Design a_filter_reference_32x11, start of the top module:
module a_filter_reference_32x11(
    input [31:0] x_in,
    input clk,
    input [5:0] reset,
    output [31:0] y_out);
    wire [10:0] a1_1;
    wire [10:0] a1_2;
    wire [10:0] a1_3;
    wire [10:0] a1_4;
    wire [10:0] b1;
    assign a1_1 = -11'sd208;
    assign a1_2 = -11'sd1021;
    assign a1_3 = -11'sd930;
    assign a1_4 = -11'sd1010;
    assign b1 = 11'sd307;
    wire [31:0] y_1;
    wire [31:0] y_2;
    wire [31:0] y_3;
    wire [31:0] y_4;
    wire [31:0] y_5;
    fos_exact_v4 first_stage(x_in,a1_4,clk,reset[0],y_1);
    fos_exact_v3 second_stage(y_1,a1_3,b1,clk,reset[1],y_2);
    fos_exact_v2 third_stage(y_2,a1_2,clk,reset[2],y_3);
    fos_exact_v2 fourth_stage(y_3,a1_2,clk,reset[3],y_4);
    fos_exact_v1 fifth_stage(y_4,a1_1,clk,reset[4],y_5);
    fos_exact_v1 sixth_stage(y_5,a1_1,clk,reset[5],y_out);
endmodule
For scale: roughly 8600 cells after synthesis, about 540 flip-flops, roughly 63000 um2 of cells after synthesis.
Settings: LEC_CHECK=0, ABC_AREA=1, CAP_MARGIN=30, CORE_ASPECT_RATIO=0.83, CORE_MARGIN=2, CORE_UTILIZATION=71, CTS_CLUSTER_SIZE=37, GPL_ROUTABILITY_DRIVEN=1, GPL_TIMING_DRIVEN=1, MAX_ROUTING_LAYER=met4, PLACE_DENSITY_LB_ADDON=0.1, SETUP_SLACK_MARGIN=2.25, SLEW_MARGIN=20; clock period 7.57 ns.
run.sh (not shown) runs the stock make flow with config.mk's settings and CLKGATE_MAP_FILE=.
The starting point aborted during global routing (GRT-0232).
Rerun with:
Settings changed: ABC_AREA 1 to default, CAP_MARGIN 30 to 20, CORE_ASPECT_RATIO 0.83 to default, CORE_UTILIZATION 71 to 72, CTS_CLUSTER_SIZE 37 to default, GPL_ROUTABILITY_DRIVEN 1 to default, GPL_TIMING_DRIVEN 1 to default, PLACE_DENSITY from default to 0.67, PLACE_DENSITY_LB_ADDON 0.1 to default, SETUP_SLACK_MARGIN 2.25 to default.
Clock period 7.57 ns to 7.46 ns, I/O delays scaled along.
With this change the flow completed, yet does not pass: setup timing.
Synthesized cell count is lower by a quarter to a third.
Synthesized area is lower by roughly a tenth.
Die area is lower by roughly a tenth.

* * *

## quartz
Starting RTL as in the previous note.
## a_filter_reference_32x11
module a_filter_reference_32x11(
    input [31:0] x_in,
    input clk,
    input [5:0] reset,
    output [31:0] y_out);
clock: 9.22 ns
lec_check: 0
abc_area: 1
cap_margin: 20
cell_pad_in_sites_global_placement: 3
core_aspect_ratio: 1.1
core_margin: 2
core_utilization: 40
cts_cluster_diameter: 182
gpl_routability_driven: 0
gpl_timing_driven: 0
min_routing_layer: met2
place_density: 0.59
setup_slack_margin: 0.74
slew_margin: 40
quartz completed end to end with timing, DRC and antenna clean.
[inputs] delta vs quartz
# quartz
export LEC_CHECK = 0
export ABC_AREA = 1
export CAP_MARGIN = 20
export CELL_PAD_IN_SITES_GLOBAL_PLACEMENT = 3
export CORE_ASPECT_RATIO = 1.1
export CORE_MARGIN = 2
export CORE_UTILIZATION = 40
export CTS_CLUSTER_DIAMETER = 182
export GPL_ROUTABILITY_DRIVEN = 0
export GPL_TIMING_DRIVEN = 0
export MIN_ROUTING_LAYER = met2
export PLACE_DENSITY = 0.59
export SETUP_SLACK_MARGIN = 0.74
export SLEW_MARGIN = 40
create_clock -name core_clock -period 9.22 [get_ports {clk}]
# delta
export LEC_CHECK = 0
export CAP_MARGIN = 20
export CORE_MARGIN = 2
export CORE_UTILIZATION = 66
export SLEW_MARGIN = 20
create_clock -name core_clock -period 7.46 [get_ports {clk}]
Results
- delta: flow complete, layout not clean; failing: setup timing
- quartz went all the way through the flow, and no timing, DRC or antenna check failed.
- Sequential cell area share for delta: 1.6 points up relative to quartz
- Diff quartz -> delta: aoi/oai-family share of the synthesized area now larger, die outline area has decreased, global-route track usage on met2 moved up.
- The uppermost signal routing layer after detailed routing comes out met5 in one run and met4 in the other, namely in quartz and delta respectively.
- Number of fillers in the final layout ends up higher on quartz.
- delta vs. quartz: met3 routing resource usage after global routing now smaller; count of clock-buffer cells in the layout lower.

* * *

job 372:
a_filter_reference_32x11 again, from the RTL that the note above started with.
clock: 9.22 ns
lec_check: 0
cap_margin: 20
core_margin: 2
core_utilization: 40
hold_slack_margin: 0.23
slew_margin: 40
Job 372 completed every stage of the flow, and the final layout passed the timing, design-rule and antenna checks.
Here is what was changed in the inputs of job 4144 compared with job 372.
# job 372
export LEC_CHECK = 0
export CAP_MARGIN = 20
export CORE_MARGIN = 2
export CORE_UTILIZATION = 40
export HOLD_SLACK_MARGIN = 0.23
export SLEW_MARGIN = 40
create_clock -name core_clock -period 9.22 [get_ports {clk}]
# job 4144
export LEC_CHECK = 0
export CAP_MARGIN = 20
export CORE_MARGIN = 2
export CORE_UTILIZATION = 66
export SLEW_MARGIN = 20
create_clock -name core_clock -period 7.43 [get_ports {clk}]
Notes after the runs:
- Per the comparison of job 4144 with job 372, register-to-register slack lost 730 ps; number of buffer and inverter instances along the worst setup path picked up an extra 1.
- When job 4144 is set beside job 372, its placeable core area turns out to be 39% smaller.
- Changes observed in job 4144 relative to job 372: cell area increased 4.9%; multi-input combinational cell area increased 1600 um^2.
- Post-route setup TNS: higher on job 372
- Summary of job 4144 over job 372: routed wire length picked up an extra 9100 um, least setup slack across all paths after layout decreased 1310 ps.
- Job 4144 -> stages 100% | layout checks FAIL | negative setup slack
Here is what was changed in the inputs of job 112 compared with job 4144.
# job 4144
export LEC_CHECK = 0
export CAP_MARGIN = 20
export CORE_MARGIN = 2
export CORE_UTILIZATION = 66
export SLEW_MARGIN = 20
create_clock -name core_clock -period 7.43 [get_ports {clk}]
# job 112
export LEC_CHECK = 0
export CAP_MARGIN = 20
export CORE_MARGIN = 2
export CORE_UTILIZATION = 9
export SLEW_MARGIN = 20
create_clock -name core_clock -period 9.92 [get_ports {clk}]
==> results <==
Job 112: done, clean on timing, DRC and antenna. Summary of job 112 over job 4144: final core area utilization lower. Of job 4144 and job 112, job 112 shows the higher worst setup slack before clock tree synthesis, with job 4144 below it. Going from job 4144 to job 112, area of the die grew by more than 100%. Comparing job 4144 and job 112, global-route track usage on met2 is higher on job 4144. In the reports for job 4144 and job 112, the smaller worst hold slack after final layout belongs to job 4144. Job 112 vs job 4144, die extent in y went up by 170%. From job 4144 to job 112, async set-reset flop share out of synthesis did not move at all.
The inputs of job 1132 differ from those of job 112 as listed below.
# job 112
export LEC_CHECK = 0
export CAP_MARGIN = 20
export CORE_MARGIN = 2
export CORE_UTILIZATION = 9
export SLEW_MARGIN = 20
create_clock -name core_clock -period 9.92 [get_ports {clk}]
# job 1132
export LEC_CHECK = 0
export CAP_MARGIN = 20
export CORE_MARGIN = 2
export CORE_UTILIZATION = 70
export CTS_CLUSTER_DIAMETER = 201
export CTS_CLUSTER_SIZE = 41
export SLEW_MARGIN = 20
create_clock -name core_clock -period 4.37 [get_ports {clk}]
Findings:
Job 1132 never completed; the flow aborted with a tool error in global routing (5_1_grt).
Job 112 has a higher horizontal extent of the die than job 1132.
Comparing job 112 and job 1132, the higher total of cells resized after clock tree synthesis was measured on job 1132.
From job 112 to job 1132 the numbers moved as follows: chip area saw a decrease, number of cells in the design after placement saw a decrease.
diff inputs: job 1132 => job 7473
# job 1132
export LEC_CHECK = 0
export CAP_MARGIN = 20
export CORE_MARGIN = 2
export CORE_UTILIZATION = 70
export CTS_CLUSTER_DIAMETER = 201
export CTS_CLUSTER_SIZE = 41
export SLEW_MARGIN = 20
create_clock -name core_clock -period 4.37 [get_ports {clk}]
# job 7473
export LEC_CHECK = 0
export ABC_AREA = 1
export CAP_MARGIN = 40
export CORE_MARGIN = 2
export CORE_UTILIZATION = 70
export CTS_CLUSTER_DIAMETER = 201
export CTS_CLUSTER_SIZE = 41
export PLACE_DENSITY_LB_ADDON = 0.28
export SLEW_MARGIN = 20
create_clock -name core_clock -period 4.37 [get_ports {clk}]
Notes after the runs:
In the summary table, job 7473 is marked failed, with error DPL-0033 raised in detailed placement (3_5_place_dp).
Comparing job 7473 and job 1132, the lower area fraction in and, or, nand and nor cells after synthesis was measured on job 1132.
Job 7473 against job 1132: synthesized area higher, xor-xnor portion of the synthesized cell area moved down, cell count listed in synth_stat.txt saw an increase.
Synthesized instance count in job 7473 vs job 1132: up 2,234
Job 7473 vs job 1132: mean instance size in the synthesized netlist down by more than 10%
